Design project_euler_17, start of the top module:
module project_euler_17(
  input clk,
  input reset,
  output reg [3:0] ones_digit,
  output reg [3:0] tens_digit,
  output reg [3:0] hundreds_digit,
  output reg [15:0] letter_count,
  output reg done
);
  integer next_ones_digit;
  integer next_tens_digit;
  integer next_hundreds_digit;
  integer letters;
  always @(posedge clk or posedge reset)
  begin
    if (reset) begin
      ones_digit <= 0;
      tens_digit <= 0;
      hundreds_digit <= 0;
      letter_count <= 0;
      done <= 0;
    end
    else if (!done) begin
      next_ones_digit = 0;
      next_tens_digit = 0;
      next_hundreds_digit = 0;
      letters = 0;
      next_tens_digit[3:0] = tens_digit;
      next_hundreds_digit[3:0] = hundreds_digit;
      if (ones_digit == 9) begin
        next_ones_digit = 0;
        if (tens_digit == 9) begin
          next_tens_digit = 0;
          if (hundreds_digit == 9) begin
            next_hundreds_digit = 0;
            letters += 11;  
            done <= 1;
          end
          else
            next_hundreds_digit[3:0] = hundreds_digit + 1;
        end
        else
          next_tens_digit[3:0] = tens_digit + 1;
      end
      else
        next_ones_digit[3:0] = ones_digit + 1;
      if (next_tens_digit != 1) begin
        case (next_ones_digit)
          1: letters += 3;  
          2: letters += 3;  
          3: letters += 5;  
          4: letters += 4;  
          5: letters += 4;  
          6: letters += 3;  
          7: letters += 5;  
          8: letters += 5;  
          9: letters += 4;  
        endcase
        case (next_tens_digit)
          2: letters += 6;  
          3: letters += 6;  
          4: letters += 5;  
          5: letters += 5;  
          6: letters += 5;  
          7: letters += 7;  
  ...
Size: roughly 360 cells after synthesis, about 29 flip-flops, roughly 31 I/O pins.
clock: 5.86 ns
lec_check: 0
cap_margin: 35
core_margin: 2
core_utilization: 66
cts_cluster_diameter: 347
cts_cluster_size: 49
setup_slack_margin: -0.44
slew_margin: 20
run.sh (not shown) runs the stock make flow with config.mk's settings and CLKGATE_MAP_FILE=.
The first run finished but failed the layout checks on setup timing.
==> next run, changes <==
--- a/flow/config.mk
+++ b/flow/config.mk
@@ -8 +8 @@
-export CAP_MARGIN = 35
+export CAP_MARGIN = 20
@@ -10,4 +10 @@
-export CORE_UTILIZATION = 66
-export CTS_CLUSTER_DIAMETER = 347
-export CTS_CLUSTER_SIZE = 49
-export SETUP_SLACK_MARGIN = -0.44
+export CORE_UTILIZATION = 40
==> flow/constraint.sdc (replaced) <==
create_clock -name core_clock -period 6.98 [get_ports {clk}]
set_input_delay 1.3960 -clock core_clock [delete_from_list [all_inputs] [get_ports {clk}]]
set_output_delay 1.3960 -clock core_clock [all_outputs]
set_load 0.01 [all_outputs]
With this change the flow completed without violations. Worst setup slack improves by 0.76 ns. Final area fell by about 2.2%. Critical path depth fell by 1. Total power fell by 18%. Wire length fell by 8.2%.
==> next run, changes <==
--- a/flow/config.mk
+++ b/flow/config.mk
@@ -10,0 +11,3 @@
+export CTS_CLUSTER_DIAMETER = 391
+export CTS_CLUSTER_SIZE = 93
+export PLACE_DENSITY_LB_ADDON = 0.04
==> flow/constraint.sdc (replaced) <==
create_clock -name core_clock -period 10.0 [get_ports {clk}]
set_input_delay 2.0000 -clock core_clock [delete_from_list [all_inputs] [get_ports {clk}]]
set_output_delay 2.0000 -clock core_clock [all_outputs]
set_load 0.01 [all_outputs]
Outcome: Clock-buffer cell count went up by 1. Sequential power went down by 30%. Total power went down by 29%. Non-clock buffer count went down by 9. Worst setup slack is better by 2.5 ns. Flip-flop count does not change. Utilization went down by 0.96 points. Synthesized cell count is unchanged. Die size is unchanged. Critical path depth stays the same.
==> next run, changes <==
--- a/flow/config.mk
+++ b/flow/config.mk
@@ -8,0 +9 @@
+export CORE_ASPECT_RATIO = 0.5
@@ -10,4 +11 @@
-export CORE_UTILIZATION = 40
-export CTS_CLUSTER_DIAMETER = 391
-export CTS_CLUSTER_SIZE = 93
-export PLACE_DENSITY_LB_ADDON = 0.04
+export CORE_UTILIZATION = 65
@@ -14,0 +13 @@
+export TNS_END_PERCENT = 10
The new run completed with no timing, DRC or antenna violations.
Clock-buffer cell count stays the same.
Sequential cell count does not change.
Via count is higher by 2.2%.
Core utilization is higher by 29 points.
Hold slack is about the same.
Clock skew hardly moves.
Worst setup slack is worse by 0.087 ns.
==> next run, changes <==
--- a/flow/config.mk
+++ b/flow/config.mk
@@ -8,2 +8,2 @@
-export CAP_MARGIN = 20
-export CORE_ASPECT_RATIO = 0.5
+export CAP_MARGIN = 40
+export CELL_PAD_IN_SITES_DETAIL_PLACEMENT = 2
@@ -11 +11,3 @@
-export CORE_UTILIZATION = 65
+export CORE_UTILIZATION = 40
+export GPL_ROUTABILITY_DRIVEN = 0
+export MIN_ROUTING_LAYER = met2
@@ -13 +14,0 @@
-export TNS_END_PERCENT = 10
After rerunning: The changed run finished clean; worst hold slack gets better by 0.016 ns; sequential cell count stays the same; clock-buffer cell count falls by 1; first-iteration DRC count goes up to 3.3 times its value; setup slack got worse by 0.78 ns; register-to-register slack degrades by 0.78 ns; global-route usage rose by 16 points; critical path depth does not change; core utilization came out lower by 29 points; fmax falls by 10%.
==> next run, changes <==
--- a/flow/config.mk
+++ b/flow/config.mk
@@ -8,2 +8,2 @@
-export CAP_MARGIN = 40
-export CELL_PAD_IN_SITES_DETAIL_PLACEMENT = 2
+export ABC_AREA = 0
+export CAP_MARGIN = 20
@@ -11,2 +11,4 @@
-export CORE_UTILIZATION = 40
-export GPL_ROUTABILITY_DRIVEN = 0
+export CORE_UTILIZATION = 70
+export CTS_CLUSTER_SIZE = 58
+export HOLD_SLACK_MARGIN = 0.11
+export MAX_ROUTING_LAYER = met4
@@ -14,0 +17 @@
+export TNS_END_PERCENT = 45
Outcome: The changed run completed without violations. Routed wire length falls by 34%. Design area came out lower by 2.7%. Final cell count decreases by 10%. Sequential cell count stays the same. Utilization rises by 35 points. Maximum frequency went up by 8.6%.

Setup of v6:
The RTL this note starts from:
==> flow/design.v <==
module project_euler_17(
  input clk,
  input reset,
  output reg [3:0] ones_digit,
  output reg [3:0] tens_digit,
  output reg [3:0] hundreds_digit,
  output reg [15:0] letter_count,
  output reg done
);
  integer next_ones_digit;
  integer next_tens_digit;
  integer next_hundreds_digit;
  integer letters;
  always @(posedge clk or posedge reset)
  begin
    if (reset) begin
      ones_digit <= 0;
      tens_digit <= 0;
      hundreds_digit <= 0;
      letter_count <= 0;
      done <= 0;
    end
    else if (!done) begin
      next_ones_digit = 0;
      next_tens_digit = 0;
      next_hundreds_digit = 0;
      letters = 0;
      next_tens_digit[3:0] = tens_digit;
      next_hundreds_digit[3:0] = hundreds_digit;
      if (ones_digit == 9) begin
        next_ones_digit = 0;
        if (tens_digit == 9) begin
          next_tens_digit = 0;
          if (hundreds_digit == 9) begin
            next_hundreds_digit = 0;
            letters += 11;  
            done <= 1;
          end
          else
            next_hundreds_digit[3:0] = hundreds_digit + 1;
        end
        else
          next_tens_digit[3:0] = tens_digit + 1;
      end
      else
        next_ones_digit[3:0] = ones_digit + 1;
      if (next_tens_digit != 1) begin
        case (next_ones_digit)
          1: letters += 3;  
          2: letters += 3;  
          3: letters += 5;  
          4: letters += 4;  
          5: letters += 4;  
          6: letters += 3;  
          7: letters += 5;  
          8: letters += 5;  
          9: letters += 4;  
        endcase
        case (next_tens_digit)
          2: letters += 6;  
          3: letters += 6;  
          4: letters += 5;  
          5: letters += 5;  
          6: letters += 5;  
          7: letters += 7;  
          8: letters += 6;  
          9: letters += 6;  
        endcase
      end
      else begin
        case (next_ones_digit)
          0: letters += 3;  
          1: letters += 6;  
          2: letters += 6;  
          3: letters += 8;  
          4: letters += 8;  
          5: letters += 7;  
          6: letters += 7;  
          7: letters += 9;  
          8: letters += 8;  
          9: letters += 8;  
        endcase
      end
      case (next_hundreds_digit)
        1: letters += 10;  
        2: letters += 10;  
        3: letters += 12;  
        4: letters += 11;  
        5: letters += 11;  
        6: letters += 10;  
        7: letters += 12;  
        8: letters += 12;  
        9: letters += 11;  
      endcase
      if (next_hundreds_digit > 0 && ((next_ones_digit > 0) || (next_tens_digit > 0)))
        letters += 3;  
      ones_digit <= next_ones_digit[3:0];
      tens_digit <= next_tens_digit[3:0];
      hundreds_digit <= next_hundreds_digit[3:0];
      letter_count <= letter_count + letters[15:0];
    end
  end
endmodule
==> flow/config.mk <==
export PLATFORM = sky130hd
export DESIGN_NAME = project_euler_17
export DESIGN_NICKNAME = project_euler_17
export VERILOG_FILES = /design/flow/design.v
export SDC_FILE = /design/flow/constraint.sdc
export NUM_CORES = 4
export LEC_CHECK = 0
export CAP_MARGIN = 0
export CORE_ASPECT_RATIO = 1.53
export CORE_MARGIN = 2
export CORE_UTILIZATION = 66
export SETUP_SLACK_MARGIN = 1.7
export SLEW_MARGIN = 20
==> flow/constraint.sdc <==
create_clock -name core_clock -period 6.8 [get_ports {clk}]
set_input_delay 1.3600 -clock core_clock [delete_from_list [all_inputs] [get_ports {clk}]]
set_output_delay 1.3600 -clock core_clock [all_outputs]
set_load 0.01 [all_outputs]
v6 did not stop at any stage, and its layout met the timing, design-rule and antenna checks.
## Diff of input files: v7 against v6
Settings: CORE_ASPECT_RATIO no longer set, was 1.53; CAP_MARGIN now 20, was 0; SETUP_SLACK_MARGIN no longer set, was 1.7; CTS_CLUSTER_DIAMETER now 31, previously not set; CORE_UTILIZATION now 65, was 66; the clock period (ns, I/O delays scaled along) now 5.57, was 6.8.
- What the final checks of v7 revealed, after a flow that finished every stage, was a layout that fails on negative setup slack.
- v7 vs v6 — global-route wire length before repair dropped about 16%.
- v7 vs v6 on leakage dissipation: v7 is the lower one.
- v7 vs v6 on core area: v7 is the higher one.
- Number of iterations in the first detailed-routing pass (lower): v7
- In v7 the buffers inserted during post-CTS setup optimization turned out 28 lower than in v6.
- Of v7 and v6, v6 shows the lower post-route clock period utilization, with v7 above it.
- Diff v6 -> v7 | largest fanout on the critical path | increase of 2

// project_euler_17: RTL as listed in full above, without the edits since
clock: 10.0 ns
lec_check: 0
cap_margin: 20
core_aspect_ratio: 1.44
core_margin: 2
core_utilization: 64
slew_margin: 20
Next try:
--- a/flow/config.mk
+++ b/flow/config.mk
@@ -6,7 +6,12 @@
 export NUM_CORES = 4
 export LEC_CHECK = 0
-export CAP_MARGIN = 20
-export CORE_ASPECT_RATIO = 1.44
+export CAP_MARGIN = 0
+export CELL_PAD_IN_SITES_DETAIL_PLACEMENT = 1
+export CELL_PAD_IN_SITES_GLOBAL_PLACEMENT = 3
+export CORE_ASPECT_RATIO = 1.96
 export CORE_MARGIN = 2
-export CORE_UTILIZATION = 64
+export CORE_UTILIZATION = 34
+export GPL_ROUTABILITY_DRIVEN = 0
+export MIN_ROUTING_LAYER = met1
 export SLEW_MARGIN = 20
+export TNS_END_PERCENT = 75
Via count grows by 1.2%; non-clock buffer count is unchanged; global-route usage goes down by 7.7 points; die area is higher by 83%; clock-buffer cell count stays the same; power is higher by 0.58%; hold slack is better by 0.0073 ns; maximum frequency decreases by 0.92%; sequential share of layout area decreases by 0.35 points; sequential power stays flat; final area increases by 1.6%.
Next try:
==> flow/config.mk (replaced) <==
export PLATFORM = sky130hd
export DESIGN_NAME = project_euler_17
export DESIGN_NICKNAME = project_euler_17
export VERILOG_FILES = /design/flow/design.v
export SDC_FILE = /design/flow/constraint.sdc
export NUM_CORES = 4
export LEC_CHECK = 0
export ABC_AREA = 1
export CAP_MARGIN = 20
export CORE_MARGIN = 2
export CORE_UTILIZATION = 40
export HOLD_SLACK_MARGIN = 0.11
export SLEW_MARGIN = 20
=> Worst hold slack got worse by 0.028 ns. Die size fell by 21%. Wire length falls by 30%.
Next try:
--- a/flow/config.mk
+++ b/flow/config.mk
@@ -6,8 +6,9 @@
 export NUM_CORES = 4
 export LEC_CHECK = 0
-export ABC_AREA = 1
 export CAP_MARGIN = 20
+export CELL_PAD_IN_SITES_DETAIL_PLACEMENT = 2
 export CORE_MARGIN = 2
 export CORE_UTILIZATION = 40
-export HOLD_SLACK_MARGIN = 0.11
+export GPL_ROUTABILITY_DRIVEN = 0
+export SETUP_SLACK_MARGIN = 1.81
 export SLEW_MARGIN = 20
The changed run went through all stages and came out clean; final area went up by a few percent; via count went up by about a fifth; flip-flop count is unchanged.
Next try:
--- a/flow/config.mk
+++ b/flow/config.mk
@@ -7,8 +7,5 @@
 export LEC_CHECK = 0
 export CAP_MARGIN = 20
-export CELL_PAD_IN_SITES_DETAIL_PLACEMENT = 2
 export CORE_MARGIN = 2
 export CORE_UTILIZATION = 40
-export GPL_ROUTABILITY_DRIVEN = 0
-export SETUP_SLACK_MARGIN = 1.81
 export SLEW_MARGIN = 20
After rerunning: Hold slack degrades by 0.019 ns. Sequential share of layout area climbs by 0.11 points. Final area shrinks by 0.52%. Global-route usage went down by 11 points. Maximum frequency went up by 9.9%. Critical path depth stays the same. Setup slack is better by 0.68 ns.
Power figures rest on the tool's default switching activity, not on a simulated workload.
